run 1:
Design gioco, start of the top module:
module gioco(
	i_ani_stb,														 
	i_clk,															 
	i_rst,															 
	i_animate,														 
	i_dx, 															 
	i_sx,																 
	i_start,															 
	o_x1_pal, o_x2_pal,											 
	o_y1_pal, o_y2_pal,
	o_x1_nav, o_x2_nav,											 
	o_y1_nav, o_y2_nav,
	bri1,bri2,bri3,bri4,bri5,bri6,bri7,bri8,bri9,bri10, 
	ok, ko,															 
	ff_life															 
);
input i_ani_stb, i_clk, i_rst, i_animate, i_dx, i_sx, i_start;
output [9:0] o_x1_pal, o_x2_pal, o_y1_pal, o_y2_pal, o_x1_nav, o_x2_nav, o_y1_nav, o_y2_nav;
output reg bri1,bri2,bri3,bri4,bri5,bri6,bri7,bri8,bri9,bri10;
output reg ok,ko;												
output [1:0] ff_life;
wire ff_bri1, ff_bri2, ff_bri3, ff_bri4,ff_bri5, ff_bri6, ff_bri7, ff_bri8,ff_bri9, ff_bri10;
wire [9:0] ff_x_nav,ff_y_nav,ff_x_pal,ff_y_pal;	
wire ff_x_dirpal,ff_y_dirpal;							
wire [3:0] ff_brick;
wire [1:0] ff_red1,ff_red2,ff_red3,ff_red4;
wire [1:0] ff_blue5,ff_blue6,ff_blue7;
parameter H_SIZE_BRI = 10'd 32;					 
parameter L_SIZE_BRI = 10'd 10; 					 
parameter H_SIZE_NAV = 10'd 32; 					 
parameter L_SIZE_NAV = 10'd 3;  					 
parameter IX_NAV = 10'd 320;						 
  ...
Size in the first run: ~77 flip-flops, roughly 100 I/O pins, ~0.015 mm2 of cells after synthesis.
==> flow/config.mk <==
export PLATFORM = sky130hd
export DESIGN_NAME = gioco
export DESIGN_NICKNAME = gioco
export VERILOG_FILES = /design/flow/design.v
export SDC_FILE = /design/flow/constraint.sdc
export NUM_CORES = 4
export LEC_CHECK = 0
export ABC_AREA = 1
export CAP_MARGIN = 40
export CORE_ASPECT_RATIO = 0.94
export CORE_MARGIN = 2
export CORE_UTILIZATION = 72
export CTS_CLUSTER_DIAMETER = 177
export CTS_CLUSTER_SIZE = 97
export SETUP_SLACK_MARGIN = -1.5
export SLEW_MARGIN = 20
export TNS_END_PERCENT = 20
==> flow/constraint.sdc <==
create_clock -name core_clock -period 17.7 [get_ports {i_clk}]
set_input_delay 3.5400 -clock core_clock [delete_from_list [all_inputs] [get_ports {i_clk}]]
set_output_delay 3.5400 -clock core_clock [all_outputs]
set_load 0.01 [all_outputs]
run.sh (not shown) runs the stock make flow with config.mk's settings and CLKGATE_MAP_FILE=.
Run 1 had finished all stages when the layout checks came back failing, citing setup timing.
#### Input delta (run 2 over run 1)
- swapping 40 for 20 in CAP_MARGIN
- swapping 72 for 40 in CORE_UTILIZATION
- clearing ABC_AREA, which used to be 1
- clearing CORE_ASPECT_RATIO, which used to be 0.94
- clearing CTS_CLUSTER_SIZE, which used to be 97
- clearing TNS_END_PERCENT, which used to be 20
- clearing CTS_CLUSTER_DIAMETER, which used to be 177
- clearing SETUP_SLACK_MARGIN, which used to be -1.5
- swapping 17.7 for 21.6 in the clock period (ns, I/O delays scaled along)
==> results <==
Run 2: PASS, flow complete, no timing, DRC or antenna violations
Core util | run 2 vs run 1 | run 2 lower
In run 2, post-synthesis cell count is lower than in run 1.
Diff run 1 -> run 2 | share of the clock period used by the worst path after layout | decrease of 11 points
Run 2 vs run 1 on setup slack: run 2 is the higher one.
Run 1 → run 2: count of instantiated cells in the yosys netlist went down 611; chip footprint picked up an extra 68%; non-clock buffer share of cell area lost 0.33 points; worst path required time grew by 3.90 ns.
| area growth from synthesis to layout | run 2 vs run 1 | 0.83 points lower |
Here is what was changed in the inputs of run 3 compared with run 2.
- an added CTS_CLUSTER_DIAMETER of 386
- an added TNS_END_PERCENT of 15
- an added CTS_CLUSTER_SIZE of 98
- a change of the clock period (ns, I/O delays scaled along) from 21.6 to 24.0
Notes after the runs:
Logic gate share of total power: run 3 vs run 2, no meaningful difference. Looking at run 2 and run 3, the final net count is a wash. Going from run 2 to run 3, fraction of area in clock buffers and inverters roughly the same; first-iteration DRC count higher; design area lower. Run 2 and run 3 ended up with roughly the same inserted tap cell count. In run 3, the slack of the critical path came out 1.34 ns above the value in run 2. Run 3 and run 2 ended up with roughly the same overall routed net length.

* * *

Setup of run A:
gioco again, from the RTL that the note above started with.
clock: 14.2 ns
lec_check: 0
cap_margin: 25
cell_pad_in_sites_detail_placement: 2
core_margin: 7
core_utilization: 62
cts_cluster_diameter: 39
cts_cluster_size: 21
gpl_routability_driven: 0
hold_slack_margin: 0.26
max_routing_layer: met4
min_routing_layer: met2
place_density: 0.46
slew_margin: 10
Run A did not run to completion, as it errored out during detailed placement (3_5_place_dp).
Edits applied to the flow inputs when going from run A to run B:
- CORE_UTILIZATION changed from 62 to 9
- CTS_CLUSTER_SIZE removed (was 21)
- CORE_MARGIN changed from 7 to 2
- MAX_ROUTING_LAYER removed (was met4)
- MIN_ROUTING_LAYER removed (was met2)
- CTS_CLUSTER_DIAMETER removed (was 39)
- GPL_ROUTABILITY_DRIVEN removed (was 0)
- CELL_PAD_IN_SITES_DETAIL_PLACEMENT removed (was 2)
- CAP_MARGIN changed from 25 to 20
- HOLD_SLACK_MARGIN removed (was 0.26)
- SLEW_MARGIN changed from 10 to 20
- PLACE_DENSITY removed (was 0.46)
- the clock period (ns, I/O delays scaled along) changed from 14.2 to 30.7
==> results <==
Every stage of the flow completed for run B, and the final layout passed the timing, design-rule and antenna checks.
Run status, run A: aborted in detailed placement (3_5_place_dp), error DPL-0033
Diff run B..run A | quantity of I/O buffers inserted on ports | unchanged
Compare run A and run B | starting density of the core higher: run A
Die: run B bigger than run A
Per the comparison of run B with run A, top-level port count about even; number of core rows rose 89; vertical die dimension rose about 140%; cell area after synthesis about even.
[inputs] run C vs run B
- CORE_UTILIZATION: 9 -> 32
- the clock period (ns, I/O delays scaled along): 30.7 -> 21.6
==> results <==
- Summary: final period demand of the worst path, run C better than run B
- Looking at critical path launch point, the ff.o_xdirpal result is from run C; the ff.o_xpal[1] one comes from run B.
- Diff run C..run B | number of buffers added by the clock tree synthesis step | unchanged
- Run comparison: run C library cell contributing the largest single delay on the critical path sky130_fd_sc_hd__ha_1; run B library cell contributing the largest single delay on the critical path sky130_fd_sc_hd__a311oi_1
- Going from run B to run C, cell count after placement shrank by more than a quarter.
- Global-route usage: run C higher than run B
Relative to run C, the following input files were edited for run D:
- swapping 32 for 54 in CORE_UTILIZATION
- putting ABC_AREA at 1 where nothing was set
- putting CTS_CLUSTER_SIZE at 98 where nothing was set
- swapping 21.6 for 17.0 in the clock period (ns, I/O delays scaled along)
==> results <==
Run D completed; timing, DRC and antenna clean
Of the two values seen for worst-path cell with the longest stage delay, sky130_fd_sc_hd__ha_1 was produced by run C and sky130_fd_sc_hd__dfxtp_4 by run D.
Looking only at total power of the final layout, and setting everything else aside, the lower value of run C and run D goes to run C.
Run D ended up with a higher total placed instance area than run C did.
Area growth from synthesis to layout was lower in run C than in run D.
What run C reported for number of ordinary and repair buffers in the finished layout has to be multiplied by 2.4 to get the figure for run D.
Edits applied to the flow inputs when going from run D to run E:
- a change of CORE_UTILIZATION from 54 to 68
- a change of CTS_CLUSTER_SIZE from 98 to 40
- an added CTS_CLUSTER_DIAMETER of 121
- a change of the clock period (ns, I/O delays scaled along) from 17.0 to 14.8
## What came out
Stage in which a tool error killed run E: global routing (5_1_grt). Reported for run D and run E, area fraction in and, or, nand and nor cells after synthesis turned out identical to the last digit. The summed instance area of the synthesized netlist was comparable across run D and run E. For die height, dividing the value from run D by the value from run E gives 1.12. Placeable core area: run E vs run D down 21%. Per the comparison of run E with run D, placed instance area went up about 3%; final estimated routing congestion in global placement went up. Between run D and run E, pre-CTS worst setup slack decreased. From run D to run E the numbers moved as follows: number of instances in the placed design comparable; chip area down about 20%; fraction of the core area occupied by cells at floorplan higher.
[inputs] run F vs run E
- CTS_CLUSTER_DIAMETER removed (was 121)
- CTS_CLUSTER_SIZE removed (was 40)
- CORE_UTILIZATION changed from 68 to 40
- ABC_AREA removed (was 1)
- the clock period (ns, I/O delays scaled along) changed from 14.8 to 24.0
Findings:
- Run F: flow completed, timing, DRC and antenna clean
- Across both runs, arithmetic-cell share of the synthesized area counting full adders, half adders and majority gates was higher for run F than for run E.
- Run F reports a lower post-cts gate resize count than run E does.
- Placed cell count was lower in the run labelled run F.
- Compared with run E, in run F post-synthesis average cell area rose by about 23%; synthesized area fell by 5.7%.
- Run F against run E: compound-gate portion of the synthesized area has increased; number of cells produced by synthesis has decreased.
Power is estimated from default activity; no workload was simulated.
